## run.sh

```bash
#!/bin/bash
# the make line also repeats each setting of config.mk as NAME=value (left out here)
make -C /OpenROAD-flow-scripts/flow DESIGN_CONFIG=/design/flow/config.mk WORK_HOME=/design/flow/orfs CLKGATE_MAP_FILE= finish
```

## config.mk

```make
export PLATFORM = sky130hd
export DESIGN_NAME = FIR
export DESIGN_NICKNAME = FIR
export VERILOG_FILES = /design/flow/design.v
export SDC_FILE = /design/flow/constraint.sdc
export NUM_CORES = 4
export LEC_CHECK = 0
export ABC_AREA = 0
export CAP_MARGIN = 0
export CORE_MARGIN = 2
export CORE_UTILIZATION = 72
export CTS_CLUSTER_DIAMETER = 364
export CTS_CLUSTER_SIZE = 97
export PLACE_DENSITY = 0.41
export SETUP_SLACK_MARGIN = -0.22
export SLEW_MARGIN = 20
export TNS_END_PERCENT = 10
```

## constraint.sdc

```tcl
create_clock -name core_clock -period 2.3 [get_ports {clk}]
set_input_delay 0.4600 -clock core_clock [delete_from_list [all_inputs] [get_ports {clk}]]
set_output_delay 0.4600 -clock core_clock [all_outputs]
set_load 0.01 [all_outputs]
```

## design.v

```verilog
`timescale 1ns / 1ps
module FIR #
(
    parameter inbit = 11,		 
    parameter outbit = 23,		
    parameter n=32
)
(
    input rst,
    input clk,
    input wire signed [inbit-1:0] infix,
    output reg signed [outbit-1:0] outfix
);
reg signed [outbit-1:0] mul [0:31];
reg signed [outbit-1:0] add [0:30];
integer  i;
wire signed [outbit-1:0] sh1,sh2,sh3,sh5;
wire signed [outbit-1:0] w0,w1,w2,w3,w4,w5,w6,w7,w8,w9,w10,w11,w12,w13,w14;  
assign sh1 = infix<<1;
assign sh2 = infix<<2;
assign sh3 = infix<<3;
assign sh5 = infix<<5;
assign w0 = infix; 
assign w1 = sh1; 
assign w2 = -infix; 
assign w3 = -sh1-infix;	 
assign w4 = sh2;  
assign w5 = sh1+infix;  
assign w6 = -sh2-infix;	 
assign w7 = -sh2-sh1;	 
assign w8 =sh2+infix;	 
assign w9 = sh3+sh2;	 
assign w10 = -sh1;		 
assign w11 = -(infix<<4) - (sh2 + sh1);	 
assign w12 = -sh3-infix;			 
assign w13 = (sh5)+(sh3+sh2)+(sh1+infix);		 
assign w14 = (infix<<6)+(sh5+sh2)+(sh1+infix);		 
always @(posedge clk) begin
    if (rst) begin
		outfix <= 0;
    end else begin 
		outfix <= mul[0] +add[0];
	end
end
always @(posedge clk) begin
    if (rst) begin
        for(i=0;i<32;i=i+1)
			mul[i] <= 0;
    end else begin 
        mul[0] <= w0;
        mul[1] <= w1;
		mul[2] <= w2;
		mul[3] <= w3;
		mul[4] <=0;
		mul[5] <= w4;
		mul[6] <= w5;
		mul[7] <= w6;
		mul[8] <= w7;
		mul[9] <= w8;
		mul[10] <= w9;
		mul[11] <= w10;
		mul[12] <= w11;
		mul[13] <= w12;
		mul[14] <= w13;
		mul[15] <= w14;
		mul[16] <= w14;
		mul[17] <= w13;
		mul[18] <= w12;
		mul[19] <= w11;
		mul[20] <= w10;
		mul[21] <= w9;
		mul[22] <= w8;
		mul[23] <= w7;
		mul[24] <= w6;
		mul[25] <= w5;
		mul[26] <= w4;
		mul[27] <= 0;
		mul[28] <= w3;
		mul[29] <= w2;
		mul[30] <= w1;
		mul[31] <= w0;
    end
end
always @(posedge clk) begin
    if (rst) begin
        for(i=0;i<31;i=i+1)
			add[i] <= 0;
    end else begin 
        add[0] <= mul[1]+add[1];
        add[1] <= mul[2]+add[2];
		add[2] <= mul[3]+add[3];
		add[3] <= add[4];
		add[4] <= mul[5]+add[5];
		add[5] <= mul[6]+add[6];
		add[6] <= mul[7]+add[7];
		add[7] <= mul[8]+add[8];
		add[8] <= mul[9]+add[9];
		add[9] <= mul[10]+add[10];
		add[10] <= mul[11]+add[11];
		add[11] <= mul[12]+add[12];
		add[12] <= mul[13]+add[13];
		add[13] <= mul[14]+add[14];
		add[14] <= mul[15]+add[15];
		add[15] <= mul[16]+add[16];
		add[16] <= mul[17]+add[17];
		add[17] <= mul[18]+add[18];
		add[18] <= mul[19]+add[19];
		add[19] <= mul[20]+add[20];
		add[20] <= mul[21]+add[21];
		add[21] <= mul[22]+add[22];
		add[22] <= mul[23]+add[23];
		add[23] <= mul[24]+add[24];
		add[24] <= mul[25]+add[25];
		add[25] <= mul[26]+add[26];
		add[26] <= add[27];
		add[27] <= mul[28]+add[28];
		add[28] <= mul[29]+add[29];
		add[29] <= mul[30]+add[30];
		add[30] <= mul[31];
    end
end
endmodule
```

==> impl_metrics.prom, run 1 <==
# HELP chip_impl_metric Flow report values
# TYPE chip_impl_metric gauge
chip_impl_metric{name="number_of_buffers_inserted_during_clock_tree_synthesis",unit=""} 13
chip_impl_metric{name="number_of_cell_instances_after_yosys_synthesis",unit=""} 6273
chip_impl_metric{name="post-dp-hpwl",unit="µm"} 152000
chip_impl_info{name="last_stage_reached",value="global routing (5_1_grt)"} 1
chip_impl_metric{name="dieHeight",unit="µm"} 280
chip_impl_metric{name="globalRoute.totalOverflow",unit=""} 1482
chip_impl_info{name="cts_root_buf",value="sky130_fd_sc_hd__clkbuf_16"} 1
chip_impl_info{name="dominantRegCellSynth",value="sky130_fd_sc_hd__dfxtp_1"} 1
chip_impl_info{name="post-synth-top-area-cell",value="sky130_fd_sc_hd__dfxtp_1"} 1
chip_impl_metric{name="gpl.final_weighted_congestion",unit=""} 1.05
chip_impl_metric{name="enable_flop_cells",unit=""} 0
chip_impl_metric{name="clkSinkCount",unit=""} 881
chip_impl_metric{name="synthSimpleGateAreaFrac",unit="%"} 17.1
chip_impl_metric{name="dieWidth",unit="µm"} 280
chip_impl_metric{name="syn_avg_cell_area",unit="µm²"} 8.75
chip_impl_info{name="synth.top_cells.by_area",value="sky130_fd_sc_hd__dfxtp_1 32%, sky130_fd_sc_hd__ha_1 17%, sky130_fd_sc_hd__nor2_1 6.4%, sky130_fd_sc_hd__xnor2_1 5.3%, sky130_fd_sc_hd__xor2_1 4.3%"} 1
chip_impl_metric{name="share_of_synthesized_area_occupied_by_flip_flops_and_latches",unit="%"} 32.1
chip_impl_metric{name="clock_tree.buffer_depth",unit=""} 3
chip_impl_metric{name="ys_chip_area",unit="µm²"} 54900
chip_impl_metric{name="asyncSetResetFlopFracSynth",unit="%"} 0
chip_impl_metric{name="synthXorXnorAreaFrac",unit="%"} 9.61
chip_impl_metric{name="htree_levels",unit=""} 1
chip_impl_info{name="run_status",value="did not finish"} 1
chip_impl_metric{name="synthesis.area",unit="µm²"} 54900
chip_impl_metric{name="grt_usage",unit="%"} 85.9
chip_impl_info{name="synth.comb.largest_family",value="adder cells"} 1
chip_impl_metric{name="ioPinCount",unit=""} 36
chip_impl_metric{name="dpl_cell_area",unit="µm²"} 68000
chip_impl_metric{name="portBuffers",unit=""} 35
chip_impl_metric{name="core_util_floorplan",unit="%"} 72.5
chip_impl_info{name="yosysMostFrequentCell",value="sky130_fd_sc_hd__nor2_1"} 1
chip_impl_info{name="yosys-top-cells-count",value="932 x sky130_fd_sc_hd__nor2_1, 881 x sky130_fd_sc_hd__dfxtp_1, 753 x sky130_fd_sc_hd__ha_1"} 1
chip_impl_metric{name="fp_nets",unit=""} 7107
chip_impl_metric{name="yosys.cell_types.count",unit=""} 81
chip_impl_metric{name="coreArea",unit="µm²"} 75700
chip_impl_metric{name="netlist.area_leader.share",unit="%"} 32.1
chip_impl_metric{name="postSynthCellCount",unit=""} 6273
chip_impl_metric{name="die_area",unit="µm²"} 78400
chip_impl_info{name="firstError",value="[ERROR GRT-0232] Routing congestion too high. Check the congestion heatmap in the GUI."} 1
chip_impl_metric{name="yosys-mux-area-fraction",unit="%"} 0.189
chip_impl_metric{name="yosysWarnings",unit=""} 3
chip_impl_metric{name="rows",unit=""} 101
chip_impl_metric{name="adder_and_majority_gate_portion_of_the_synthesized_area",unit="%"} 19.6
chip_impl_metric{name="yosys.area_share.aoi",unit="%"} 18.8
chip_impl_metric{name="numSynthFlops",unit=""} 881
==> stage by stage <==
| step | setup slack (ps) | cells |
|---|---|---|
| 3_3_place_gp | -2480 | 8623 |
| 2_1_floorplan | -1860 | 6273 |
| 3_5_place_dp | -2590 | 8623 |
| 4_1_cts | -1260 | 8697 |
==> metal layers <==
layer | GRT overflow | track usage (%)
met1 | 10 | 81.6
met5 | 5 | 35.4
met3 | 36 | 70.9
met2 | 933 | 103
met4 | 498 | 96.0
==> what timing repair did <==
item | 4_1_cts
hold buffers | 0
cloned | 1
setup endpoints to repair | 466
gates resized | 307
pin swaps | 123
buffers inserted | 61
==> inputs of run 2 (changes only) <==
Settings changed: ABC_AREA 0 to unset, CAP_MARGIN 0 to 15, CTS_CLUSTER_DIAMETER 364 to 395, CTS_CLUSTER_SIZE 97 to 32, PLACE_DENSITY 0.41 to unset, SETUP_SLACK_MARGIN -0.22 to -0.24, TNS_END_PERCENT 10 to unset.
Clock period 2.3 ns to 2.71 ns, I/O delays scaled along.
==> run 2 against run 1 <==
- die area did not move
- the run again fails in global routing (5_1_grt)
- synthesized cell count did not move
- area after synthesis did not move
==> impl_metrics.prom, run 2 <==
# HELP chip_impl_metric Flow report values
# TYPE chip_impl_metric gauge
chip_impl_metric{name="netlist.area_leader.share",unit="%"} 32.1
chip_impl_metric{name="adder_and_majority_gate_portion_of_the_synthesized_area",unit="%"} 19.6
chip_impl_metric{name="number_of_buffers_inserted_during_clock_tree_synthesis",unit=""} 31
chip_impl_metric{name="share_of_synthesized_area_occupied_by_flip_flops_and_latches",unit="%"} 32.1
chip_impl_metric{name="synthSimpleGateAreaFrac",unit="%"} 17.1
chip_impl_info{name="post-synth-top-area-cell",value="sky130_fd_sc_hd__dfxtp_1"} 1
chip_impl_metric{name="yosys.area_share.aoi",unit="%"} 18.8
chip_impl_metric{name="postSynthCellCount",unit=""} 6273
chip_impl_metric{name="ys_chip_area",unit="µm²"} 54900
chip_impl_metric{name="clock_tree.buffer_depth",unit=""} 3
chip_impl_metric{name="rows",unit=""} 101
chip_impl_metric{name="fp_nets",unit=""} 7107
chip_impl_metric{name="yosysWarnings",unit=""} 3
chip_impl_info{name="yosys-top-cells-count",value="932 x sky130_fd_sc_hd__nor2_1, 881 x sky130_fd_sc_hd__dfxtp_1, 753 x sky130_fd_sc_hd__ha_1"} 1
chip_impl_metric{name="syn_avg_cell_area",unit="µm²"} 8.75
chip_impl_info{name="synth.top_cells.by_area",value="sky130_fd_sc_hd__dfxtp_1 32%, sky130_fd_sc_hd__ha_1 17%, sky130_fd_sc_hd__nor2_1 6.4%, sky130_fd_sc_hd__xnor2_1 5.3%, sky130_fd_sc_hd__xor2_1 4.3%"} 1
chip_impl_metric{name="globalRoute.totalOverflow",unit=""} 1011
chip_impl_info{name="dominantRegCellSynth",value="sky130_fd_sc_hd__dfxtp_1"} 1
chip_impl_info{name="yosysMostFrequentCell",value="sky130_fd_sc_hd__nor2_1"} 1
chip_impl_metric{name="yosys.cell_types.count",unit=""} 81
chip_impl_metric{name="portBuffers",unit=""} 35
chip_impl_metric{name="post-dp-hpwl",unit="µm"} 133000
chip_impl_info{name="cts_root_buf",value="sky130_fd_sc_hd__clkbuf_16"} 1
chip_impl_info{name="synth.comb.largest_family",value="adder cells"} 1
chip_impl_metric{name="synthesis.area",unit="µm²"} 54900
chip_impl_metric{name="synthXorXnorAreaFrac",unit="%"} 9.61
chip_impl_metric{name="number_of_cell_instances_after_yosys_synthesis",unit=""} 6273
chip_impl_metric{name="enable_flop_cells",unit=""} 0
chip_impl_info{name="run_status",value="did not finish"} 1
chip_impl_metric{name="dieWidth",unit="µm"} 280
chip_impl_info{name="firstError",value="[ERROR GRT-0232] Routing congestion too high. Check the congestion heatmap in the GUI."} 1
chip_impl_metric{name="htree_levels",unit=""} 1
chip_impl_metric{name="gpl.final_weighted_congestion",unit=""} 1.01
chip_impl_info{name="last_stage_reached",value="global routing (5_1_grt)"} 1
chip_impl_metric{name="ioPinCount",unit=""} 36
chip_impl_metric{name="yosys-mux-area-fraction",unit="%"} 0.189
chip_impl_metric{name="coreArea",unit="µm²"} 75700
chip_impl_metric{name="post_place_worst_slack",unit="ps"} -2190
chip_impl_metric{name="asyncSetResetFlopFracSynth",unit="%"} 0
chip_impl_metric{name="die_area",unit="µm²"} 78400
chip_impl_metric{name="numSynthFlops",unit=""} 881
chip_impl_metric{name="grt_usage",unit="%"} 79.5
chip_impl_metric{name="clkSinkCount",unit=""} 881
chip_impl_metric{name="dieHeight",unit="µm"} 280
chip_impl_metric{name="core_util_floorplan",unit="%"} 72.5
run 2: repair_timing:
item / 4_1_cts
endpoints found under the setup margin: 256
gates cloned: 1
hold buffers: 0
resized: 530
buffers inserted: 108
pin swaps: 313
run 2: stage by stage:
stage / cell area, µm² / util (%) / std cells / hold WS [ps] / power, mW
after CTS: 68000 / 89.8 / 8255 / 224 / 48.4
after floorplan: 55600 / - / 6273 / 414 / 31.8
after detailed placement: 64200 / 84.8 / 8148 / 421 / 40.6
after global placement: 64200 / 84.8 / 8148 / 416 / 39.7
run 2: per-layer routing:
metal / global-route usage [%] / overflow
met1: 76.7 / 14
met2: 98.5 / 642
met3: 62.1 / 29
met4: 83.8 / 319
met5: 36.2 / 7
==> inputs of run 3 (changes only) <==
Settings changed: ABC_AREA set to 1, CAP_MARGIN 15 to 20, CORE_UTILIZATION 72 to 70, CTS_CLUSTER_DIAMETER 395 to 358, CTS_CLUSTER_SIZE 32 to unset, PLACE_DENSITY_LB_ADDON set to 0.01, SETUP_SLACK_MARGIN -0.24 to 0.82.
Clock period 2.71 ns to 2.8 ns, I/O delays scaled along.
==> run 3 against run 2 <==
- the run again fails in global routing (5_1_grt)
- synthesized cell count increased by 55%
- area after synthesis grew 17%
- die area increased by 20%
==> impl_metrics.prom, run 3 <==
# HELP chip_impl_metric Flow report values
# TYPE chip_impl_metric gauge
chip_impl_info{name="firstError",value="[ERROR GRT-0232] Routing congestion too high. Check the congestion heatmap in the GUI."} 1
chip_impl_metric{name="yosys.cell_types.count",unit=""} 51
chip_impl_metric{name="netlist.area_leader.share",unit="%"} 27.5
chip_impl_metric{name="gpl.final_weighted_congestion",unit=""} 1.14
chip_impl_metric{name="syn_avg_cell_area",unit="µm²"} 6.63
chip_impl_info{name="yosysMostFrequentCell",value="sky130_fd_sc_hd__nand2_1"} 1
chip_impl_info{name="synth.top_cells.by_area",value="sky130_fd_sc_hd__dfxtp_1 27%, sky130_fd_sc_hd__ha_1 15%, sky130_fd_sc_hd__nand2_1 12%, sky130_fd_sc_hd__a21oi_1 8.6%, sky130_fd_sc_hd__nor2_1 8.4%"} 1
chip_impl_metric{name="synthSimpleGateAreaFrac",unit="%"} 27.9
chip_impl_metric{name="rows",unit=""} 111
chip_impl_info{name="cts_root_buf",value="sky130_fd_sc_hd__clkbuf_16"} 1
chip_impl_info{name="post-synth-top-area-cell",value="sky130_fd_sc_hd__dfxtp_1"} 1
chip_impl_metric{name="yosys-mux-area-fraction",unit="%"} 0
chip_impl_metric{name="dieHeight",unit="µm"} 307
chip_impl_metric{name="coreArea",unit="µm²"} 91200
chip_impl_metric{name="synthXorXnorAreaFrac",unit="%"} 0.999
chip_impl_info{name="synth.comb.largest_family",value="simple AND/OR/NAND/NOR gates"} 1
chip_impl_metric{name="portBuffers",unit=""} 35
chip_impl_metric{name="yosysWarnings",unit=""} 3
chip_impl_metric{name="dpl_cell_area",unit="µm²"} 71200
chip_impl_metric{name="asyncSetResetFlopFracSynth",unit="%"} 0
chip_impl_info{name="dominantRegCellSynth",value="sky130_fd_sc_hd__dfxtp_1"} 1
chip_impl_metric{name="synthesis.area",unit="µm²"} 64200
chip_impl_metric{name="number_of_buffers_inserted_during_clock_tree_synthesis",unit=""} 93
chip_impl_metric{name="fp_nets",unit=""} 10526
chip_impl_metric{name="clock_tree.buffer_depth",unit=""} 3
chip_impl_metric{name="globalRoute.totalOverflow",unit=""} 330
chip_impl_metric{name="clkSinkCount",unit=""} 881
chip_impl_metric{name="enable_flop_cells",unit=""} 0
chip_impl_metric{name="number_of_cell_instances_after_yosys_synthesis",unit=""} 9692
chip_impl_metric{name="share_of_synthesized_area_occupied_by_flip_flops_and_latches",unit="%"} 27.5
chip_impl_metric{name="dieWidth",unit="µm"} 307
chip_impl_metric{name="htree_levels",unit=""} 3
chip_impl_metric{name="adder_and_majority_gate_portion_of_the_synthesized_area",unit="%"} 16.8
chip_impl_info{name="yosys-top-cells-count",value="1998 x sky130_fd_sc_hd__nand2_1, 1446 x sky130_fd_sc_hd__nor2_1, 1214 x sky130_fd_sc_hd__inv_1"} 1
chip_impl_metric{name="postSynthCellCount",unit=""} 9692
chip_impl_metric{name="die_area",unit="µm²"} 94200
chip_impl_metric{name="post-dp-hpwl",unit="µm"} 182000
chip_impl_info{name="run_status",value="did not finish"} 1
chip_impl_metric{name="core_util_floorplan",unit="%"} 70.4
chip_impl_metric{name="numSynthFlops",unit=""} 881
chip_impl_info{name="last_stage_reached",value="global routing (5_1_grt)"} 1
chip_impl_metric{name="yosys.area_share.aoi",unit="%"} 19.0
chip_impl_metric{name="ioPinCount",unit=""} 36
chip_impl_metric{name="grt_usage",unit="%"} 74.4
chip_impl_metric{name="ys_chip_area",unit="µm²"} 64200
[run 3: timing repair]
| action | 4_1_cts |
|---|---|
| hold buffers | 0 |
| pin swaps | 208 |
| buffers inserted | 51 |
| setup endpoints to repair | 642 |
| gates resized | 466 |
[run 3: metal layers]
layer | GRT overflow | track usage (%)
met5 | 4 | 37.8
met4 | 114 | 67.4
met3 | 16 | 58.7
met2 | 184 | 90.6
met1 | 12 | 76.5
[run 3: through the flow]
step / instances / power [mW] / hold slack [ps] / setup WS, ps
after CTS: 11434 / 53.0 / 172 / -182
after detailed placement: 11215 / 38.7 / 394 / -1440
after global placement: 11215 / 38.0 / 389 / -1300
after floorplan: 9692 / 31.4 / 388 / -861
==> inputs of run 4 (changes only) <==
Settings changed: ABC_AREA 1 to unset, CORE_UTILIZATION 70 to 72, CTS_CLUSTER_DIAMETER 358 to unset, CTS_CLUSTER_SIZE set to 97, PLACE_DENSITY set to 0.41, PLACE_DENSITY_LB_ADDON 0.01 to unset, SETUP_SLACK_MARGIN 0.82 to unset.
Clock period 2.8 ns to 6.45 ns, I/O delays scaled along.
==> run 4 against run 3 <==
- the run now finishes clean
- area after synthesis down 15%
- synthesized cell count down 35%
- die area down 17%
==> impl_metrics.prom, run 4 <==
# HELP chip_impl_metric Synthesis and place-and-route metrics
# TYPE chip_impl_metric gauge
chip_impl_metric{name="num-nets-final",unit=""} 7155
chip_impl_metric{name="hold-worst-slack",unit="ps"} 435
chip_impl_info{name="critical_path.top_delay_family",value="adder cells"} 1
chip_impl_info{name="grt_setup_unrepaired",value="false"} 1
chip_impl_metric{name="post_cts_buffers",unit=""} 0
chip_impl_metric{name="timing_hold_violations_final",unit=""} 0
chip_impl_metric{name="routed_wire_length_per_instance",unit="µm"} 20.8
chip_impl_metric{name="drt-initial-drc-count",unit=""} 3355
chip_impl_metric{name="critical_path_required",unit="ps"} 7000
chip_impl_metric{name="clkSinkCount",unit=""} 881
chip_impl_info{name="tritoncts",value="done"} 1
chip_impl_metric{name="worstSetupPathDepth",unit=""} 20
chip_impl_info{name="worstSetupPathType",value="in -> reg"} 1
chip_impl_info{name="crit_path_start",value="infix[1]"} 1
chip_impl_metric{name="synthesis.area",unit="µm²"} 54900
chip_impl_metric{name="vias",unit=""} 45712
chip_impl_info{name="min_delay_startpoint",value="add[27][9]"} 1
chip_impl_info{name="synth.comb.largest_family",value="adder cells"} 1
chip_impl_metric{name="global_route_wire_length_before_repair",unit="µm"} 239000
chip_impl_metric{name="r2r_cells",unit=""} 12
chip_impl_metric{name="grt_usage",unit="%"} 38.7
chip_impl_metric{name="p_int",unit="mW"} 13.6
chip_impl_metric{name="fmax",unit="GHz"} 0.180
chip_impl_metric{name="report.final.slew_viol_count",unit=""} 0
chip_impl_metric{name="fin_crit",unit="ps"} 5550
chip_impl_metric{name="power.density",unit="nW/µm²"} 359
chip_impl_metric{name="coreArea",unit="µm²"} 75700
chip_impl_info{name="cp-endpoint",value="mul[16][21]"} 1
chip_impl_metric{name="sw_power",unit="mW"} 7.80
chip_impl_info{name="cts_root_buf",value="sky130_fd_sc_hd__clkbuf_16"} 1
chip_impl_info{name="run_status",value="no timing/DRC/antenna violations"} 1
chip_impl_metric{name="timing.max_cap.violations",unit=""} 0
chip_impl_metric{name="setup-violations-final",unit=""} 0
chip_impl_info{name="synth.top_cells.by_area",value="sky130_fd_sc_hd__dfxtp_1 32%, sky130_fd_sc_hd__ha_1 17%, sky130_fd_sc_hd__nor2_1 6.4%, sky130_fd_sc_hd__xnor2_1 5.3%, sky130_fd_sc_hd__xor2_1 4.3%"} 1
chip_impl_info{name="top_power_group",value="combinational logic"} 1
chip_impl_info{name="critical_path.startpoint_type",value="input port"} 1
chip_impl_metric{name="netlist.area_leader.share",unit="%"} 32.1
chip_impl_metric{name="gpl.final_weighted_congestion",unit=""} 0.988
chip_impl_info{name="dominantRegCellSynth",value="sky130_fd_sc_hd__dfxtp_1"} 1
chip_impl_metric{name="share_of_synthesized_area_occupied_by_flip_flops_and_latches",unit="%"} 32.1
chip_impl_metric{name="headroom_to_the_max_slew_limit",unit="%"} 20.4
chip_impl_metric{name="dieHeight",unit="µm"} 280
chip_impl_metric{name="yosysWarnings",unit=""} 3
chip_impl_metric{name="worst_ir_drop_vdd",unit="mV"} 0.306
chip_impl_metric{name="hold_buffers",unit=""} 0
chip_impl_metric{name="max_stage_delay",unit="ps"} 500
chip_impl_info{name="yosys-top-cells-count",value="932 x sky130_fd_sc_hd__nor2_1, 881 x sky130_fd_sc_hd__dfxtp_1, 753 x sky130_fd_sc_hd__ha_1"} 1
chip_impl_info{name="critPathSlowestCell",value="sky130_fd_sc_hd__fa_1"} 1
chip_impl_metric{name="fp_nets",unit=""} 7107
chip_impl_info{name="whs_endpoint",value="add[26][9]"} 1
chip_impl_metric{name="layout.cell_area.non_filler",unit="µm²"} 59700
chip_impl_metric{name="synthXorXnorAreaFrac",unit="%"} 9.61
chip_impl_metric{name="area_growth",unit="%"} 8.87
chip_impl_metric{name="cts_resized",unit=""} 0
chip_impl_metric{name="yosys-mux-area-fraction",unit="%"} 0.189
chip_impl_metric{name="enable_flop_cells",unit=""} 0
chip_impl_metric{name="timing.critical_path.arrival",unit="ps"} 6100
chip_impl_metric{name="first_global_vias",unit=""} 45853
chip_impl_metric{name="totalNegativeSetupSlack",unit="ps"} 0
chip_impl_metric{name="worst_clock_skew",unit="ps"} 36.4
chip_impl_metric{name="rows",unit=""} 101
chip_impl_metric{name="share_clk_of_total_power",unit="%"} 27.7
chip_impl_metric{name="post_drt_via_cell_ratio",unit=""} 6.20
chip_impl_metric{name="timing.hold.worst_path_depth",unit=""} 1
chip_impl_info{name="crit_path_cell_trace",value="clkdlybuf4s50_1 > buf_4 > fa_1 > a21oi_1 > nor2_1 > nor2_1 > xnor2_1 > fa_1 > inv_1 > ha_1 > fa_1 > a21o_1 > a21oi_1 > nor2b_1 > o21a_1 > o41ai_1 > o21a_1 > o21ai_0 > nand2_1 > mux2i_1"} 1
chip_impl_metric{name="grt_start_max_net_pins",unit=""} 201
chip_impl_metric{name="globalRoute.totalOverflow",unit=""} 0
chip_impl_metric{name="clock_insertion_delay_worst_skew",unit="ps"} 670
chip_impl_metric{name="crit_buf_inv",unit=""} 3
chip_impl_metric{name="comb_cell_power",unit="mW"} 8.21
chip_impl_metric{name="dpl_cell_area",unit="µm²"} 56300
chip_impl_metric{name="htree_levels",unit=""} 3
chip_impl_info{name="yosysMostFrequentCell",value="sky130_fd_sc_hd__nor2_1"} 1
chip_impl_metric{name="number_of_buffers_inserted_during_clock_tree_synthesis",unit=""} 93
chip_impl_metric{name="post-dp-hpwl",unit="µm"} 115000
chip_impl_metric{name="asyncSetResetFlopFracSynth",unit="%"} 0
chip_impl_metric{name="fraction_of_power_spent_switching_nets",unit="%"} 36.4
chip_impl_metric{name="power.share.sequential",unit="%"} 34.0
chip_impl_metric{name="ys_chip_area",unit="µm²"} 54900
chip_impl_metric{name="clock_tree.buffer_depth",unit=""} 3
chip_impl_metric{name="number_of_cell_instances_after_yosys_synthesis",unit=""} 6273
chip_impl_metric{name="core_util_floorplan",unit="%"} 72.5
chip_impl_metric{name="drtAntennaViolNets",unit=""} 0
chip_impl_metric{name="p_seq",unit="mW"} 7.28
chip_impl_metric{name="die_area",unit="µm²"} 78400
chip_impl_metric{name="dieWidth",unit="µm"} 280
chip_impl_metric{name="yosys.cell_types.count",unit=""} 81
chip_impl_metric{name="cts.clk_slew.worst_paths",unit="ps"} 60
chip_impl_metric{name="relative_contribution_of_combinational_cells_to_total_power",unit="%"} 38.3
chip_impl_metric{name="postSynthCellCount",unit=""} 6273
chip_impl_metric{name="portBuffers",unit=""} 35
chip_impl_metric{name="firstDrtPassIters",unit=""} 6
chip_impl_info{name="critical_path.reg2reg.endpoint",value="add[19][21]"} 1
chip_impl_metric{name="route.antenna.diode_count",unit=""} 0
chip_impl_metric{name="worst_slew_pin_slew",unit="ps"} 1190
chip_impl_metric{name="syn_avg_cell_area",unit="µm²"} 8.75
chip_impl_metric{name="postRouteWirelength",unit="µm"} 153000
chip_impl_metric{name="warnings",unit=""} 63
chip_impl_metric{name="pg_clk",unit="mW"} 5.93
chip_impl_info{name="post-synth-top-area-cell",value="sky130_fd_sc_hd__dfxtp_1"} 1
chip_impl_metric{name="number_of_remaining_drc_errors",unit=""} 0
chip_impl_metric{name="adder_and_majority_gate_portion_of_the_synthesized_area",unit="%"} 19.6
chip_impl_metric{name="setup.reg_to_reg.worst_slack",unit="ps"} 2240
chip_impl_metric{name="final_min_period_over_clock_period",unit="%"} 86.1
chip_impl_info{name="crit_path_frequent_cell",value="sky130_fd_sc_hd__fa_1"} 1
chip_impl_metric{name="synthSimpleGateAreaFrac",unit="%"} 17.1
chip_impl_info{name="setup.worst_path.end_class",value="register"} 1
chip_impl_metric{name="numSynthFlops",unit=""} 881
chip_impl_info{name="hold_path_class",value="reg -> reg"} 1
chip_impl_metric{name="yosys.area_share.aoi",unit="%"} 18.8
chip_impl_info{name="critical_path.reg2reg.startpoint",value="mul[16][1]"} 1
chip_impl_metric{name="standby_leakage_power",unit="nW"} 28.1
chip_impl_metric{name="initial_antenna_violation_count",unit=""} 3
chip_impl_metric{name="ioPinCount",unit=""} 36
chip_impl_metric{name="critPathMaxFanout",unit=""} 10
[run 4: layer usage]
| metal | up-vias | track usage (%) | wire [µm] |
|---|---|---|---|
| li1 | 22237 | - | - |
| met1 | 21393 | 42.2 | 58100 |
| met2 | 1470 | 68.7 | 74400 |
| met3 | 602 | 5.73 | 8320 |
| met4 | 10 | 27.8 | 12200 |
| met5 | - | 0 | 62 |
[run 4: layout make-up]
| class | instances | area [µm²] |
|---|---|---|
| well taps | 978 | 1220 |
| fillers | 5225 | 15900 |
| flip-flops and latches | 881 | 17600 |
| repair buffers | 74 | 693 |
| clock inverters | 43 | 697 |
| clock buffers | 127 | 2710 |
| inverters | 252 | 946 |
| multi-input cells | 5019 | 35800 |
[run 4: stage by stage]
step | std cells | util, % | setup slack (ps) | total power, mW
5_1_grt | 7374 | 78.9 | 557 | 22.6
4_1_cts | 7374 | 78.9 | 943 | 21.3
3_3_place_gp | 7204 | 74.4 | 376 | 15.1
2_1_floorplan | 6273 | - | 1120 | 13.2
3_5_place_dp | 7204 | 74.4 | 306 | 15.3
6_report | 7374 | 78.9 | 899 | 21.4
==> inputs of run 5 (changes only) <==
Settings changed: CAP_MARGIN 20 to 15, CTS_CLUSTER_SIZE 97 to unset, PLACE_DENSITY 0.41 to unset.
Clock period 6.45 ns to 3.63 ns, I/O delays scaled along.
==> run 5 against run 4 <==
- now fails the layout checks on negative setup slack
- first-iteration DRC count shrank 10%
- total power grew 82%
- design area grew 5.1%
- global-route usage grew 2.4 points
- count of clock-buffer cells in the layout grew 4
- sequential cell count is the same
- die area is the same
- largest power group unchanged
- highest routed layer unchanged
==> impl_metrics.prom, run 5 <==
# HELP chip_impl_metric Synthesis and place-and-route metrics
# TYPE chip_impl_metric gauge
chip_impl_info{name="run_status",value="failed layout checks"} 1
chip_impl_info{name="violations",value="negative setup slack"} 1
chip_impl_metric{name="enable_flop_cells",unit=""} 0
chip_impl_metric{name="number_of_cell_instances_after_yosys_synthesis",unit=""} 6273
chip_impl_metric{name="worstSetupPathDepth",unit=""} 20
chip_impl_info{name="top_metal_layer_carrying_routed_signals",value="met5"} 1
chip_impl_metric{name="routed_wire_length_per_instance",unit="µm"} 21.2
chip_impl_info{name="crit_path_cell_trace",value="buf_6 > ha_4 > fa_2 > a21oi_2 > nor2_1 > nor2_2 > xnor2_2 > fa_2 > inv_2 > ha_4 > ha_4 > a21o_1 > a21oi_4 > nor2b_1 > o21a_1 > o41a_1 > a31oi_4 > buf_4 > xor2_1 > nor2_1"} 1
chip_impl_metric{name="timing.max_cap.violations",unit=""} 0
chip_impl_info{name="critical_path.reg2reg.endpoint",value="add[23][21]"} 1
chip_impl_metric{name="report.final.slew_viol_count",unit=""} 0
chip_impl_metric{name="clock_tree.buffer_depth",unit=""} 3
chip_impl_metric{name="timing.critical_path.arrival",unit="ps"} 4490
chip_impl_info{name="critical_path.startpoint_type",value="input port"} 1
chip_impl_metric{name="fin_crit",unit="ps"} 3970
chip_impl_metric{name="postRouteWirelength",unit="µm"} 164000
chip_impl_metric{name="worst_slack",unit="ps"} -345
chip_impl_metric{name="synthesis.area",unit="µm²"} 54900
chip_impl_metric{name="grt_start_max_net_pins",unit=""} 189
chip_impl_metric{name="globalRoute.totalOverflow",unit=""} 0
chip_impl_metric{name="yosysWarnings",unit=""} 3
chip_impl_metric{name="portBuffers",unit=""} 35
chip_impl_metric{name="worst_ir_drop_vdd",unit="mV"} 0.649
chip_impl_info{name="whs_endpoint",value="add[3][10]"} 1
chip_impl_metric{name="clkSinkCount",unit=""} 881
chip_impl_info{name="cts_root_buf",value="sky130_fd_sc_hd__clkbuf_16"} 1
chip_impl_metric{name="htree_levels",unit=""} 3
chip_impl_metric{name="p_seq",unit="mW"} 13.0
chip_impl_metric{name="post_place_worst_slack",unit="ps"} -1500
chip_impl_info{name="synth.top_cells.by_area",value="sky130_fd_sc_hd__dfxtp_1 32%, sky130_fd_sc_hd__ha_1 17%, sky130_fd_sc_hd__nor2_1 6.4%, sky130_fd_sc_hd__xnor2_1 5.3%, sky130_fd_sc_hd__xor2_1 4.3%"} 1
chip_impl_metric{name="number_of_remaining_drc_errors",unit=""} 0
chip_impl_metric{name="r2r_cells",unit=""} 12
chip_impl_metric{name="timing_hold_violations_final",unit=""} 0
chip_impl_metric{name="crit_buf_inv",unit=""} 3
chip_impl_metric{name="clock_insertion_delay_worst_skew",unit="ps"} 680
chip_impl_metric{name="dieWidth",unit="µm"} 280
chip_impl_metric{name="critical_path_required",unit="ps"} 4150
chip_impl_metric{name="setup.reg_to_reg.worst_slack",unit="ps"} 160
chip_impl_metric{name="drtAntennaViolNets",unit=""} 0
chip_impl_metric{name="relative_contribution_of_combinational_cells_to_total_power",unit="%"} 41.7
chip_impl_metric{name="die_area",unit="µm²"} 78400
chip_impl_metric{name="final_cell_count_no_fill",unit=""} 7735
chip_impl_info{name="crit_path_frequent_cell",value="sky130_fd_sc_hd__ha_4"} 1
chip_impl_metric{name="fmax",unit="GHz"} 0.252
chip_impl_metric{name="area_growth",unit="%"} 14.4
chip_impl_metric{name="timing.hold.worst_path_depth",unit=""} 1
chip_impl_metric{name="headroom_to_the_max_slew_limit",unit="%"} 29.5
chip_impl_info{name="yosys-top-cells-count",value="932 x sky130_fd_sc_hd__nor2_1, 881 x sky130_fd_sc_hd__dfxtp_1, 753 x sky130_fd_sc_hd__ha_1"} 1
chip_impl_info{name="tritoncts",value="done"} 1
chip_impl_metric{name="sw_power",unit="mW"} 14.5
chip_impl_info{name="min_delay_startpoint",value="add[4][10]"} 1
chip_impl_metric{name="asyncSetResetFlopFracSynth",unit="%"} 0
chip_impl_info{name="grt_setup_unrepaired",value="true"} 1
chip_impl_metric{name="yosys.cell_types.count",unit=""} 81
chip_impl_metric{name="met3_length",unit="µm"} 9910
chip_impl_metric{name="global_route_wire_length_before_repair",unit="µm"} 253000
chip_impl_metric{name="vias",unit=""} 47843
chip_impl_info{name="crit_path_start",value="infix[0]"} 1
chip_impl_metric{name="p_int",unit="mW"} 24.4
chip_impl_metric{name="postSynthCellCount",unit=""} 6273
chip_impl_metric{name="initial_antenna_violation_count",unit=""} 7
chip_impl_metric{name="numSynthFlops",unit=""} 881
chip_impl_metric{name="yosys-mux-area-fraction",unit="%"} 0.189
chip_impl_metric{name="placed_cells_incl_taps",unit=""} 7550
chip_impl_info{name="synth.comb.largest_family",value="adder cells"} 1
chip_impl_metric{name="detailroute.wirelength.met2",unit="µm"} 79500
chip_impl_metric{name="post_drt_via_cell_ratio",unit=""} 6.19
chip_impl_info{name="setup.worst_path.end_class",value="register"} 1
chip_impl_metric{name="number_of_buffers_inserted_during_clock_tree_synthesis",unit=""} 94
chip_impl_metric{name="first_global_vias",unit=""} 48648
chip_impl_metric{name="final_min_period_over_clock_period",unit="%"} 109
chip_impl_metric{name="gpl.final_weighted_congestion",unit=""} 0.990
chip_impl_metric{name="power.share.sequential",unit="%"} 33.3
chip_impl_metric{name="num-nets-final",unit=""} 7518
chip_impl_metric{name="grt_usage",unit="%"} 41.1
chip_impl_metric{name="power.density",unit="nW/µm²"} 620
chip_impl_metric{name="adder_and_majority_gate_portion_of_the_synthesized_area",unit="%"} 19.6
chip_impl_metric{name="post-dp-hpwl",unit="µm"} 123000
chip_impl_metric{name="worst_clock_skew",unit="ps"} 34.2
chip_impl_info{name="hold_path_class",value="reg -> reg"} 1
chip_impl_metric{name="ioPinCount",unit=""} 36
chip_impl_metric{name="pg_clk",unit="mW"} 9.70
chip_impl_metric{name="max_stage_delay",unit="ps"} 530
chip_impl_metric{name="ys_chip_area",unit="µm²"} 54900
chip_impl_metric{name="core_util_floorplan",unit="%"} 72.5
chip_impl_metric{name="netlist.area_leader.share",unit="%"} 32.1
chip_impl_metric{name="worst_slew_pin_slew",unit="ps"} 1060
chip_impl_metric{name="fraction_of_power_spent_switching_nets",unit="%"} 37.4
chip_impl_metric{name="coreArea",unit="µm²"} 75700
chip_impl_metric{name="rows",unit=""} 101
chip_impl_info{name="yosysMostFrequentCell",value="sky130_fd_sc_hd__nor2_1"} 1
chip_impl_metric{name="comb_cell_power",unit="mW"} 16.2
chip_impl_metric{name="yosys.area_share.aoi",unit="%"} 18.8
chip_impl_info{name="post-synth-top-area-cell",value="sky130_fd_sc_hd__dfxtp_1"} 1
chip_impl_info{name="critical_path.top_delay_family",value="adder cells"} 1
chip_impl_metric{name="firstDrtPassIters",unit=""} 8
chip_impl_info{name="top_power_group",value="combinational logic"} 1
chip_impl_info{name="dominantRegCellSynth",value="sky130_fd_sc_hd__dfxtp_1"} 1
chip_impl_info{name="cp-endpoint",value="mul[16][13]"} 1
chip_impl_metric{name="share_clk_of_total_power",unit="%"} 24.9
chip_impl_metric{name="dieHeight",unit="µm"} 280
chip_impl_metric{name="syn_avg_cell_area",unit="µm²"} 8.75
chip_impl_info{name="critical_path.reg2reg.startpoint",value="mul[16][1]"} 1
chip_impl_metric{name="setup-violations-final",unit=""} 11
chip_impl_info{name="critPathSlowestCell",value="sky130_fd_sc_hd__fa_2"} 1
chip_impl_metric{name="warnings",unit=""} 68
chip_impl_metric{name="standby_leakage_power",unit="nW"} 29.7
chip_impl_metric{name="cts.clk_slew.worst_paths",unit="ps"} 60
chip_impl_metric{name="critPathMaxFanout",unit=""} 3
chip_impl_metric{name="synthXorXnorAreaFrac",unit="%"} 9.61
chip_impl_metric{name="fp_nets",unit=""} 7107
chip_impl_metric{name="synthSimpleGateAreaFrac",unit="%"} 17.1
chip_impl_metric{name="share_of_synthesized_area_occupied_by_flip_flops_and_latches",unit="%"} 32.1
chip_impl_info{name="worstSetupPathType",value="in -> reg"} 1
chip_impl_metric{name="drt-initial-drc-count",unit=""} 3019
chip_impl_metric{name="wirelength_met1",unit="µm"} 60300
[run 5: cell type report]
cell class,instances,area (µm²)
Multi-Input combinational cell,5019,36400
Sequential cell,881,17600
Fill cell,4737,12900
Timing Repair Buffer,436,3490
Clock buffer,131,2650
Tap cell,978,1220
Inverter,252,965
Clock inverter,36,439
Antenna cell,2,5.00
[run 5: timing repair]
action                                  in CTS  in global routing
pin swaps                                   44                 28
endpoints found under the setup margin      38                 42
resized                                     46                 47
buffers inserted                            16                  4
hold buffers                                 0                  0
[run 5: per-layer routing]
layer  vias up  global-route usage [%]
li1      22937                       -
met1     22499                    43.4
met2      1753                    73.2
met3       652                    6.49
met4         2                    31.6
met5         -                       0
[run 5: metrics by stage]
stage | hold WS, ps | power, mW | area (µm²) | util [%] | setup TNS [ps]
6_report | 435 | 38.9 | 62800 | 83.0 | -2440
5_1_grt | 445 | 40.9 | 62800 | 83.0 | -5080
4_1_cts | 436 | 38.3 | 62500 | 82.6 | -2170
3_5_place_dp | 422 | 28.3 | 59200 | 78.2 | -60100
3_3_place_gp | 416 | 27.9 | 59200 | 78.2 | -55610
2_1_floorplan | 414 | 23.6 | 55100 | - | -8650
==> inputs of run 6 (changes only) <==
Settings changed: CAP_MARGIN 15 to 20, CORE_UTILIZATION 72 to 69, CTS_CLUSTER_SIZE set to 100.
Clock period 3.63 ns to 3.52 ns, I/O delays scaled along.
==> run 6 against run 5 <==
- wire length is 0.91% higher
- sequential cell count stayed put
- design area is 1.5% higher
- sequential share of layout area fell by 0.41 points
- critical path type unchanged
- hold slack got worse by 13 ps
- first-iteration DRC count fell by 1.8%
- critical path depth increased by 1
- global-route usage shrank 1.6 points
- highest routed layer is now met4
- critical endpoint is now mul[16][17]
- area after synthesis is the same
- non-clock buffer count rose by 49
- the layout still fails its checks (negative setup slack)
- die area increased by 4.3%
- clock power rose by about 10%
==> impl_metrics.prom, run 6 <==
# HELP chip_impl_metric Synthesis and place-and-route metrics
# TYPE chip_impl_metric gauge
chip_impl_info{name="run_status",value="failed layout checks"} 1
chip_impl_info{name="violations",value="negative setup slack"} 1
chip_impl_info{name="post-synth-top-area-cell",value="sky130_fd_sc_hd__dfxtp_1"} 1
chip_impl_metric{name="worst_slack",unit="ps"} -457
chip_impl_metric{name="pg_clk",unit="mW"} 10.8
chip_impl_metric{name="setup-violations-final",unit=""} 17
chip_impl_metric{name="headroom_to_the_max_slew_limit",unit="%"} 44.3
chip_impl_metric{name="fin_crit",unit="ps"} 3980
chip_impl_metric{name="syn_avg_cell_area",unit="µm²"} 8.75
chip_impl_metric{name="fp_nets",unit=""} 7107
chip_impl_metric{name="drt-initial-drc-count",unit=""} 2964
chip_impl_info{name="crit_path_cell_trace",value="buf_8 > buf_6 > fa_2 > a21oi_2 > nor2_1 > nor2_2 > buf_6 > xnor2_4 > fa_2 > inv_2 > ha_4 > ha_4 > a21o_1 > a21oi_4 > nor2b_1 > o21a_1 > o41a_1 > a31oi_4 > o21bai_1 > xnor2_1 > nor2_1"} 1
chip_impl_metric{name="final_min_period_over_clock_period",unit="%"} 113
chip_impl_info{name="whs_endpoint",value="add[10][0]"} 1
chip_impl_metric{name="ys_chip_area",unit="µm²"} 54900
chip_impl_metric{name="grt_start_max_net_pins",unit=""} 173
chip_impl_info{name="synth.comb.largest_family",value="adder cells"} 1
chip_impl_metric{name="power.density",unit="nW/µm²"} 646
chip_impl_metric{name="clock_insertion_delay_worst_skew",unit="ps"} 690
chip_impl_metric{name="comb_cell_power",unit="mW"} 16.9
chip_impl_metric{name="fmax",unit="GHz"} 0.251
chip_impl_metric{name="r2r_cells",unit=""} 14
chip_impl_metric{name="post-dp-hpwl",unit="µm"} 124000
chip_impl_metric{name="asyncSetResetFlopFracSynth",unit="%"} 0
chip_impl_metric{name="num-nets-final",unit=""} 7568
chip_impl_metric{name="yosys.cell_types.count",unit=""} 81
chip_impl_metric{name="detailroute.wirelength.met2",unit="µm"} 80000
chip_impl_metric{name="critPathMaxFanout",unit=""} 4
chip_impl_metric{name="wirelength_met1",unit="µm"} 62000
chip_impl_info{name="critPathSlowestCell",value="sky130_fd_sc_hd__fa_2"} 1
chip_impl_metric{name="fraction_of_power_spent_switching_nets",unit="%"} 37.0
chip_impl_metric{name="ioPinCount",unit=""} 36
chip_impl_info{name="critical_path.reg2reg.startpoint",value="mul[16][0]"} 1
chip_impl_metric{name="logic_area",unit="µm²"} 36500
chip_impl_metric{name="adder_and_majority_gate_portion_of_the_synthesized_area",unit="%"} 19.6
chip_impl_metric{name="warnings",unit=""} 65
chip_impl_info{name="worstSetupPathType",value="in -> reg"} 1
chip_impl_metric{name="dieHeight",unit="µm"} 286
chip_impl_info{name="min_delay_startpoint",value="add[11][0]"} 1
chip_impl_metric{name="first_global_vias",unit=""} 48566
chip_impl_metric{name="synthesis.area",unit="µm²"} 54900
chip_impl_metric{name="synthSimpleGateAreaFrac",unit="%"} 17.1
chip_impl_metric{name="p_seq",unit="mW"} 13.4
chip_impl_metric{name="share_of_synthesized_area_occupied_by_flip_flops_and_latches",unit="%"} 32.1
chip_impl_metric{name="worstSetupPathDepth",unit=""} 21
chip_impl_metric{name="setup.reg_to_reg.worst_slack",unit="ps"} 50
chip_impl_metric{name="routed_wire_length_per_instance",unit="µm"} 21.0
chip_impl_metric{name="sw_power",unit="mW"} 15.2
chip_impl_metric{name="gpl.final_weighted_congestion",unit=""} 0.986
chip_impl_metric{name="number_of_cell_instances_after_yosys_synthesis",unit=""} 6273
chip_impl_metric{name="global_route_wire_length_before_repair",unit="µm"} 254000
chip_impl_metric{name="globalRoute.totalOverflow",unit=""} 0
chip_impl_info{name="top_metal_layer_carrying_routed_signals",value="met4"} 1
chip_impl_metric{name="post_place_worst_slack",unit="ps"} -1570
chip_impl_info{name="hold_path_class",value="reg -> reg"} 1
chip_impl_info{name="cts_root_buf",value="sky130_fd_sc_hd__clkbuf_16"} 1
chip_impl_info{name="crit_path_start",value="infix[1]"} 1
chip_impl_info{name="tritoncts",value="done"} 1
chip_impl_metric{name="yosysWarnings",unit=""} 3
chip_impl_metric{name="portBuffers",unit=""} 35
chip_impl_info{name="synth.top_cells.by_area",value="sky130_fd_sc_hd__dfxtp_1 32%, sky130_fd_sc_hd__ha_1 17%, sky130_fd_sc_hd__nor2_1 6.4%, sky130_fd_sc_hd__xnor2_1 5.3%, sky130_fd_sc_hd__xor2_1 4.3%"} 1
chip_impl_metric{name="numSynthFlops",unit=""} 881
chip_impl_metric{name="yosys-mux-area-fraction",unit="%"} 0.189
chip_impl_metric{name="clkSinkCount",unit=""} 881
chip_impl_metric{name="enable_flop_cells",unit=""} 0
chip_impl_info{name="yosys-top-cells-count",value="932 x sky130_fd_sc_hd__nor2_1, 881 x sky130_fd_sc_hd__dfxtp_1, 753 x sky130_fd_sc_hd__ha_1"} 1
chip_impl_info{name="top_power_group",value="combinational logic"} 1
chip_impl_metric{name="n_fill_cell",unit=""} 5201
chip_impl_metric{name="postSynthCellCount",unit=""} 6273
chip_impl_metric{name="timing.hold.worst_path_depth",unit=""} 1
chip_impl_metric{name="worst_slew_pin_slew",unit="ps"} 836
chip_impl_info{name="cp-endpoint",value="mul[16][17]"} 1
chip_impl_metric{name="worst_clock_skew",unit="ps"} 24.5
chip_impl_metric{name="standby_leakage_power",unit="nW"} 30.2
chip_impl_metric{name="storage_cell_area",unit="µm²"} 17600
chip_impl_info{name="setup.worst_path.end_class",value="register"} 1
chip_impl_metric{name="final_cell_count_no_fill",unit=""} 7865
chip_impl_metric{name="met3_length",unit="µm"} 8790
chip_impl_metric{name="coreArea",unit="µm²"} 78900
chip_impl_metric{name="worst_ir_drop_vdd",unit="mV"} 0.603
chip_impl_metric{name="netlist.area_leader.share",unit="%"} 32.1
chip_impl_info{name="critical_path.top_delay_family",value="AND-OR/OR-AND gates"} 1
chip_impl_metric{name="timing.max_cap.violations",unit=""} 0
chip_impl_metric{name="timing.critical_path.arrival",unit="ps"} 4520
chip_impl_metric{name="critical_path_required",unit="ps"} 4060
chip_impl_metric{name="placed_cells_incl_taps",unit=""} 7663
chip_impl_metric{name="dieWidth",unit="µm"} 286
chip_impl_metric{name="relative_contribution_of_combinational_cells_to_total_power",unit="%"} 41.1
chip_impl_metric{name="die_area",unit="µm²"} 81800
chip_impl_metric{name="power.share.sequential",unit="%"} 32.5
chip_impl_info{name="critical_path.reg2reg.endpoint",value="add[2][22]"} 1
chip_impl_metric{name="area_growth",unit="%"} 16.1
chip_impl_metric{name="clock_tree.buffer_depth",unit=""} 3
chip_impl_metric{name="crit_buf_inv",unit=""} 4
chip_impl_metric{name="initial_antenna_violation_count",unit=""} 3
chip_impl_metric{name="report.final.slew_viol_count",unit=""} 0
chip_impl_metric{name="max_stage_delay",unit="ps"} 540
chip_impl_info{name="critical_path.startpoint_type",value="input port"} 1
chip_impl_info{name="grt_setup_unrepaired",value="true"} 1
chip_impl_metric{name="core_util_floorplan",unit="%"} 69.6
chip_impl_info{name="dominantRegCellSynth",value="sky130_fd_sc_hd__dfxtp_1"} 1
chip_impl_metric{name="share_clk_of_total_power",unit="%"} 26.3
chip_impl_info{name="yosysMostFrequentCell",value="sky130_fd_sc_hd__nor2_1"} 1
chip_impl_metric{name="cts.clk_slew.worst_paths",unit="ps"} 60
chip_impl_metric{name="vias",unit=""} 47802
chip_impl_metric{name="synthXorXnorAreaFrac",unit="%"} 9.61
chip_impl_metric{name="number_of_remaining_drc_errors",unit=""} 0
chip_impl_metric{name="p_int",unit="mW"} 26.0
chip_impl_metric{name="firstDrtPassIters",unit=""} 5
chip_impl_metric{name="post_drt_via_cell_ratio",unit=""} 6.08
chip_impl_metric{name="yosys.area_share.aoi",unit="%"} 18.8
chip_impl_metric{name="postRouteWirelength",unit="µm"} 165000
chip_impl_metric{name="timing_hold_violations_final",unit=""} 0
chip_impl_metric{name="drtAntennaViolNets",unit=""} 0
chip_impl_metric{name="number_of_buffers_inserted_during_clock_tree_synthesis",unit=""} 95
chip_impl_metric{name="htree_levels",unit=""} 3
chip_impl_metric{name="rows",unit=""} 103
chip_impl_metric{name="grt_usage",unit="%"} 39.5
chip_impl_metric{name="hold-worst-slack",unit="ps"} 422
[run 6: metal layers]
metal | vias up | track usage (%)
li1 | 23062 | -
met1 | 22543 | 42.5
met2 | 1527 | 70.3
met3 | 670 | 5.56
met4 | 0 | 30.1
met5 | - | 0
[run 6: stage by stage]
stage	power (mW)	setup TNS, ps	utilization (%)	cell area [µm²]
floorplan	24.4	-10120	-	55200
global placement	28.9	-61140	75.7	59700
detailed placement	29.3	-65620	75.7	59700
CTS	40.5	-2950	80.3	63400
global route	43.3	-7500	80.8	63700
finish	41.2	-4950	80.8	63700
[run 6: cell type report]
cell class | count | area share, %
sequential | 881 | 27.7
clock inverter | 54 | 1.15
inverter | 252 | 1.53
tap | 1050 | 2.06
clock buffer | 123 | 4.18
timing repair buffer | 485 | 6.09
multi-input combinational | 5019 | 57.3
antenna | 1 | 0.00393
[run 6: what timing repair did]
action | in CTS | in global routing
setup buffers | 15 | 15
hold endpoints to repair | 0 | 0
pin swaps | 40 | 35
hold buffers | 0 | 0
setup endpoints to repair | 48 | 49
resized | 56 | 58
==> inputs of run 7 (changes only) <==
Settings changed: ABC_AREA set to 0, CAP_MARGIN 20 to 40, CELL_PAD_IN_SITES_DETAIL_PLACEMENT set to 0, CELL_PAD_IN_SITES_GLOBAL_PLACEMENT set to 2, CORE_MARGIN 2 to 8, CORE_UTILIZATION 69 to 72, CTS_CLUSTER_SIZE 100 to unset, GPL_TIMING_DRIVEN set to 0, MAX_ROUTING_LAYER set to met4, PLACE_DENSITY_LB_ADDON set to 0.06, SETUP_SLACK_MARGIN set to 0.65, SLEW_MARGIN 20 to 35.
Clock period 3.52 ns to 2.52 ns, I/O delays scaled along.
==> run 7 against run 6 <==
- the flow now stops in global placement without I/O (3_1_place_gp_skip_io)
- die area increased by 4.3%
- area after synthesis unchanged
- synthesized cell count unchanged
==> impl_metrics.prom, run 7 <==
# HELP chip_impl_metric Flow report values
# TYPE chip_impl_metric gauge
chip_impl_metric{name="enable_flop_cells",unit=""} 0
chip_impl_metric{name="yosys.cell_types.count",unit=""} 81
chip_impl_info{name="synth.comb.largest_family",value="adder cells"} 1
chip_impl_metric{name="dieWidth",unit="µm"} 292
chip_impl_metric{name="yosysWarnings",unit=""} 3
chip_impl_metric{name="adder_and_majority_gate_portion_of_the_synthesized_area",unit="%"} 19.6
chip_impl_metric{name="die_area",unit="µm²"} 85300
chip_impl_metric{name="synthSimpleGateAreaFrac",unit="%"} 17.1
chip_impl_metric{name="coreArea",unit="µm²"} 75700
chip_impl_info{name="yosysMostFrequentCell",value="sky130_fd_sc_hd__nor2_1"} 1
chip_impl_metric{name="yosys.area_share.aoi",unit="%"} 18.8
chip_impl_info{name="synth.top_cells.by_area",value="sky130_fd_sc_hd__dfxtp_1 32%, sky130_fd_sc_hd__ha_1 17%, sky130_fd_sc_hd__nor2_1 6.4%, sky130_fd_sc_hd__xnor2_1 5.3%, sky130_fd_sc_hd__xor2_1 4.3%"} 1
chip_impl_metric{name="core_util_floorplan",unit="%"} 72.5
chip_impl_info{name="run_status",value="did not finish"} 1
chip_impl_metric{name="share_of_synthesized_area_occupied_by_flip_flops_and_latches",unit="%"} 32.1
chip_impl_info{name="post-synth-top-area-cell",value="sky130_fd_sc_hd__dfxtp_1"} 1
chip_impl_metric{name="number_of_cell_instances_after_yosys_synthesis",unit=""} 6273
chip_impl_metric{name="syn_avg_cell_area",unit="µm²"} 8.75
chip_impl_metric{name="netlist.area_leader.share",unit="%"} 32.1
chip_impl_metric{name="fp_nets",unit=""} 7107
chip_impl_info{name="yosys-top-cells-count",value="932 x sky130_fd_sc_hd__nor2_1, 881 x sky130_fd_sc_hd__dfxtp_1, 753 x sky130_fd_sc_hd__ha_1"} 1
chip_impl_info{name="firstError",value="[ERROR FLW-0024] Place density exceeds 1.0 (current PLACE_DENSITY_LB_ADDON =  0.06). Please check if the value of  PLACE_DENSITY_LB_ADDON is between 0 and 0.99."} 1
chip_impl_metric{name="asyncSetResetFlopFracSynth",unit="%"} 0
chip_impl_metric{name="dieHeight",unit="µm"} 292
chip_impl_metric{name="ys_chip_area",unit="µm²"} 54900
chip_impl_metric{name="synthXorXnorAreaFrac",unit="%"} 9.61
chip_impl_metric{name="postSynthCellCount",unit=""} 6273
chip_impl_metric{name="yosys-mux-area-fraction",unit="%"} 0.189
chip_impl_info{name="dominantRegCellSynth",value="sky130_fd_sc_hd__dfxtp_1"} 1
chip_impl_info{name="last_stage_reached",value="global placement without I/O (3_1_place_gp_skip_io)"} 1
chip_impl_metric{name="rows",unit=""} 101
chip_impl_metric{name="numSynthFlops",unit=""} 881
chip_impl_metric{name="synthesis.area",unit="µm²"} 54900
==> inputs of run 8 (changes only) <==
Settings changed: ABC_AREA 0 to unset, CAP_MARGIN 40 to 20, CELL_PAD_IN_SITES_DETAIL_PLACEMENT 0 to unset, CELL_PAD_IN_SITES_GLOBAL_PLACEMENT 2 to unset, CORE_MARGIN 8 to 2, CORE_UTILIZATION 72 to 64, CTS_CLUSTER_DIAMETER set to 369, GPL_TIMING_DRIVEN 0 to unset, MAX_ROUTING_LAYER met4 to unset, PLACE_DENSITY set to 0.35, PLACE_DENSITY_LB_ADDON 0.06 to unset, SETUP_SLACK_MARGIN 0.65 to unset, SLEW_MARGIN 35 to 20.
Clock period 2.52 ns to 3.73 ns, I/O delays scaled along.
==> run 8 against run 7 <==
- the layout now fails its checks (negative setup slack)
- synthesized cell count stayed put
- die area is 3.3% higher
- area after synthesis stayed put
==> impl_metrics.prom, run 8 <==
# HELP chip_impl_metric Synthesis and place-and-route metrics
# TYPE chip_impl_metric gauge
chip_impl_info{name="run_status",value="failed layout checks"} 1
chip_impl_info{name="violations",value="negative setup slack"} 1
chip_impl_metric{name="synthesis.area",unit="µm²"} 54900
chip_impl_metric{name="fin_crit",unit="ps"} 3950
chip_impl_metric{name="relative_contribution_of_combinational_cells_to_total_power",unit="%"} 40.4
chip_impl_metric{name="num-nets-final",unit=""} 7535
chip_impl_metric{name="report.final.slew_viol_count",unit=""} 0
chip_impl_metric{name="power.density",unit="nW/µm²"} 608
chip_impl_metric{name="global_route_wire_length_before_repair",unit="µm"} 251000
chip_impl_info{name="top_power_group",value="combinational logic"} 1
chip_impl_metric{name="number_of_remaining_drc_errors",unit=""} 0
chip_impl_info{name="cts_root_buf",value="sky130_fd_sc_hd__clkbuf_16"} 1
chip_impl_metric{name="logic_area",unit="µm²"} 36200
chip_impl_metric{name="yosys-mux-area-fraction",unit="%"} 0.189
chip_impl_metric{name="firstDrtPassIters",unit=""} 8
chip_impl_metric{name="p_int",unit="mW"} 24.6
chip_impl_metric{name="timing.max_cap.violations",unit=""} 0
chip_impl_info{name="whs_endpoint",value="add[10][0]"} 1
chip_impl_metric{name="synthXorXnorAreaFrac",unit="%"} 9.61
chip_impl_metric{name="fp_nets",unit=""} 7107
chip_impl_info{name="yosysMostFrequentCell",value="sky130_fd_sc_hd__nor2_1"} 1
chip_impl_metric{name="clock_tree.buffer_depth",unit=""} 3
chip_impl_metric{name="adder_and_majority_gate_portion_of_the_synthesized_area",unit="%"} 19.6
chip_impl_metric{name="grt_start_max_net_pins",unit=""} 172
chip_impl_metric{name="power.share.sequential",unit="%"} 32.8
chip_impl_metric{name="first_global_vias",unit=""} 47070
chip_impl_info{name="synth.comb.largest_family",value="adder cells"} 1
chip_impl_info{name="crit_path_frequent_cell",value="sky130_fd_sc_hd__fa_2"} 1
chip_impl_metric{name="area_growth",unit="%"} 15.3
chip_impl_metric{name="clock_insertion_delay_worst_skew",unit="ps"} 700
chip_impl_metric{name="timing.critical_path.arrival",unit="ps"} 4500
chip_impl_metric{name="crit_buf_inv",unit=""} 2
chip_impl_metric{name="setup-violations-final",unit=""} 12
chip_impl_info{name="critical_path.reg2reg.startpoint",value="mul[16][1]"} 1
chip_impl_metric{name="storage_cell_area",unit="µm²"} 17600
chip_impl_metric{name="n_fill_cell",unit=""} 6531
chip_impl_info{name="min_delay_startpoint",value="add[11][0]"} 1
chip_impl_metric{name="share_clk_of_total_power",unit="%"} 26.9
chip_impl_metric{name="syn_avg_cell_area",unit="µm²"} 8.75
chip_impl_metric{name="worst_slack",unit="ps"} -221
chip_impl_metric{name="routed_wire_length_per_instance",unit="µm"} 20.3
chip_impl_metric{name="placed_cells_incl_taps",unit=""} 7730
chip_impl_metric{name="final_min_period_over_clock_period",unit="%"} 106
chip_impl_metric{name="asyncSetResetFlopFracSynth",unit="%"} 0
chip_impl_metric{name="number_of_cell_instances_after_yosys_synthesis",unit=""} 6273
chip_impl_metric{name="headroom_to_the_max_slew_limit",unit="%"} 40.1
chip_impl_metric{name="warnings",unit=""} 68
chip_impl_metric{name="worst_clock_skew",unit="ps"} 26.2
chip_impl_metric{name="power.total",unit="mW"} 38.5
==> run 8: cell type report <==
cell class              count  area share, %
well taps                1144           2.26
multi-input cells        5019           57.2
diodes                      1        0.00395
inverters                 252           1.51
flip-flops and latches    881           27.9
repair buffers            450           5.70
clock buffers             138           4.38
clock inverters            42           1.02
==> run 8: what timing repair did <==
action / CTS / global route
gates resized: 50 / 23
setup buffers: 12 / 9
setup endpoints to repair: 30 / 20
gates cloned: 0 / 0
hold endpoints to repair: 0 / 0
pin swaps: 40 / 33
==> run 8: through the flow <==
step	hold slack, ps	cell area (µm²)	util [%]	setup slack, ps
global placement	415	59500	70.0	-1340
detailed placement	420	59500	70.0	-1370
floorplan	414	55100	-	-703
finish	426	63300	74.4	-221
CTS	435	63100	74.3	-286
global route	452	63300	74.4	-431
==> run 8: metal layers <==
metal,share of wire (%),track usage (%),vias to the layer above
met5,0.024,0,-
met3,4.5,5.07,510
met4,7.2,23.4,6
met1,39,39.5,21982
li1,-,-,22990
met2,49,64.9,1154
Power is estimated from default activity; no workload was simulated.
